==> juniper: inputs <==
Design calc_didactic, start of the top module:
module calc_didactic(
        clk,
        rst,
        mem_addr,
        mem_we,
        mem_wdata,
        mem_rdata
    );
parameter addr_width = 10;
parameter word_width = 16;
input                       clk;
input                       rst;
output[addr_width-1 : 0]    mem_addr;
output                      mem_we;
output[word_width-1 : 0]    mem_wdata;
input [word_width-1 : 0]    mem_rdata;
wire[word_width-1 : 0]      disp_cp, disp_ind, disp_am, disp_aie, disp_t1, disp_t2, disp_ri, disp_mag;
wire[word_width-1 : 0]      disp_state, disp_reg_data;
wire[word_width-1 : 0]      io_in;
wire                        io_oe, io_we;
wire                        cp_oe;
wire                        cp_we;
wire[word_width-1 : 0]      cp_in;
wire[word_width-1 : 0]      cp_out;
register #(word_width) cp(clk, rst, cp_oe, cp_we, cp_in, cp_out, disp_cp);
wire                        ind_oe;
wire                        ind_we;
wire[word_width-1 : 0]      ind_in;
wire[word_width-1 : 0]      ind_out;
register #(word_width) ind(clk, rst, ind_oe, ind_we, ind_in, ind_out, disp_ind);
wire                        am_oe;
wire                        am_we;
wire[word_width-1 : 0]      am_in;
wire[word_width-1 : 0]      am_out;
register #(word_width) am(clk, rst, am_oe, am_we, am_in, am_out, disp_am);
wire                        aie_oe;
wire                        aie_we;
wire[word_width-1 : 0]      aie_in;
wire[word_width-1 : 0]      aie_out;
register #(word_width) aie(clk, rst, aie_oe, aie_we, aie_in, aie_out, disp_aie);
wire                        t1_oe;
wire                        t1_we;
wire[word_width-1 : 0]      t1_in;
wire[word_width-1 : 0]      t1_out;
register #(word_width) t1(clk, rst, t1_oe, t1_we, t1_in, t1_out, disp_t1);
wire                        t2_oe;
wire                        t2_we;
wire[word_width-1 : 0]      t2_in;
wire[word_width-1 : 0]      t2_out;
register #(word_width) t2(clk, rst, t2_oe, t2_we, t2_in, t2_out, disp_t2);
wire                        ri_oe;
wire                        ri_we;
wire[word_width-1 : 0]      ri_in;
wire[word_width-1 : 0]      ri_out;
register #(word_width) ri(clk, rst, ri_oe, ri_we, ri_in, ri_out, disp_ri);
wire                        alu_oe;
  ...
clock: 16.4 ns
lec_check: 0
abc_area: 0
cap_margin: 20
cell_pad_in_sites_global_placement: 0
core_margin: 2
core_utilization: 42
cts_cluster_size: 39
place_density_lb_addon: 0.28
setup_slack_margin: 1.99
slew_margin: 20
tns_end_percent: 45
run.sh (not shown) runs the stock make flow with config.mk's settings and CLKGATE_MAP_FILE=.
==> inputs of onyx, as changes to juniper <==
ABC_AREA = unset   (was 0)
CELL_PAD_IN_SITES_GLOBAL_PLACEMENT = unset   (was 0)
CORE_UTILIZATION = 67   (was 42)
CTS_CLUSTER_DIAMETER = 29   (was unset)
CTS_CLUSTER_SIZE = unset   (was 39)
MAX_ROUTING_LAYER = met4   (was unset)
PLACE_DENSITY_LB_ADDON = unset   (was 0.28)
SETUP_SLACK_MARGIN = 0.21   (was 1.99)
TNS_END_PERCENT = unset   (was 45)
==> flow/constraint.sdc (replaced) <==
create_clock -name core_clock -period 6.43 [get_ports {clk}]
set_input_delay 1.2860 -clock core_clock [delete_from_list [all_inputs] [get_ports {clk}]]
set_output_delay 1.2860 -clock core_clock [all_outputs]
set_load 0.01 [all_outputs]
==> inputs of nickel, as changes to juniper <==
ABC_AREA = unset   (was 0)
CELL_PAD_IN_SITES_GLOBAL_PLACEMENT = unset   (was 0)
CORE_UTILIZATION = 62   (was 42)
CTS_CLUSTER_SIZE = unset   (was 39)
PLACE_DENSITY_LB_ADDON = unset   (was 0.28)
SETUP_SLACK_MARGIN = unset   (was 1.99)
TNS_END_PERCENT = unset   (was 45)
==> flow/constraint.sdc (replaced) <==
create_clock -name core_clock -period 7.31 [get_ports {clk}]
set_input_delay 1.4620 -clock core_clock [delete_from_list [all_inputs] [get_ports {clk}]]
set_output_delay 1.4620 -clock core_clock [all_outputs]
set_load 0.01 [all_outputs]
==> inputs of lagoon, as changes to juniper <==
ABC_AREA = unset   (was 0)
CELL_PAD_IN_SITES_GLOBAL_PLACEMENT = unset   (was 0)
CORE_UTILIZATION = 68   (was 42)
CTS_CLUSTER_DIAMETER = 29   (was unset)
CTS_CLUSTER_SIZE = unset   (was 39)
MAX_ROUTING_LAYER = met4   (was unset)
PLACE_DENSITY_LB_ADDON = unset   (was 0.28)
SETUP_SLACK_MARGIN = 0.21   (was 1.99)
TNS_END_PERCENT = unset   (was 45)
==> flow/constraint.sdc (replaced) <==
create_clock -name core_clock -period 6.43 [get_ports {clk}]
set_input_delay 1.2860 -clock core_clock [delete_from_list [all_inputs] [get_ports {clk}]]
set_output_delay 1.2860 -clock core_clock [all_outputs]
set_load 0.01 [all_outputs]
==> notes <==
juniper completed without violations. nickel finished clean. lagoon never finished: it broke off in 5_1_grt, error GRT-0232. onyx never finished: it broke off in 5_1_grt with GRT-0232. Between nickel and juniper, the lower clock power is in juniper (gap about 130%, measured against juniper). Against juniper, the total power of nickel is larger by about 130%. First-iteration DRC count: nickel is higher than juniper (23%). Against nickel, the cell count of juniper is larger by 5.3%. In juniper the die area is higher than in onyx, by 58%.

---

==> v22: inputs <==
Starting RTL as in the previous note.
clock: 13.5 ns
lec_check: 0
cap_margin: 20
cell_pad_in_sites_detail_placement: 0
cell_pad_in_sites_global_placement: 0
core_margin: 10
core_utilization: 40
cts_cluster_size: 15
hold_slack_margin: 0.17
min_routing_layer: met2
slew_margin: 40
==> inputs of v19, as changes to v22 <==
==> flow/config.mk (replaced) <==
export PLATFORM = sky130hd
export DESIGN_NAME = calc_didactic
export DESIGN_NICKNAME = calc_didactic
export VERILOG_FILES = /design/flow/design.v
export SDC_FILE = /design/flow/constraint.sdc
export NUM_CORES = 4
export LEC_CHECK = 0
export CAP_MARGIN = 20
export CORE_MARGIN = 2
export CORE_UTILIZATION = 59
export SLEW_MARGIN = 20
==> flow/constraint.sdc (replaced) <==
create_clock -name core_clock -period 5.39 [get_ports {clk}]
set_input_delay 1.0780 -clock core_clock [delete_from_list [all_inputs] [get_ports {clk}]]
set_output_delay 1.0780 -clock core_clock [all_outputs]
set_load 0.01 [all_outputs]
==> run summary <==
Switching share of total power - 27.9%
Worst reg2reg path depth - 28
Routed length on met1 - 24,900 um
Met2 Use GR - 69.3%
Result of the run - finished with violations
RSZ-0062 raised after global routing - true
Sequential share of power - 43.6%
Sequential cell area in the final layout - 0.00623 mm2
Smallest setup slack after layout - -1.72 ns
Non-clk bufs - 543
Final setup violation count - 116
Met3 global-route usage - 9.72%
Number of global-route vias before repair - 17,200
Worst Hold Margin - 0.471 ns
Number of post-CTS setup repair buffers - 81
Violated checks - negative setup slack
Number of search-and-repair iterations in the first detailed-routing pass - 14
# the run above: v19

==> run summary <==
Result of the run - finished with violations
Violated checks - design-rule violations
Detailed-route DRC error count - 4
Number of post-CTS setup repair buffers - 0
Met3 global-route usage - 52.0%
Sequential cell area in the final layout - 0.00620 mm2
RSZ-0062 raised after global routing - false
Smallest setup slack after layout - 2.73 ns
Adder share - 8.02%
Cell class with the largest area share - combinational gates
Switching share of total power - 29.1%
Number of global-route vias before repair - 22,100
Final setup violation count - 0
Worst Hold Margin - 0.460 ns
Non-clk bufs - 99
Met2 Use GR - 43.7%
Sequential share of power - 46.7%
# the run above: v22

Power figures rest on the tool's default switching activity, not on a simulated workload.
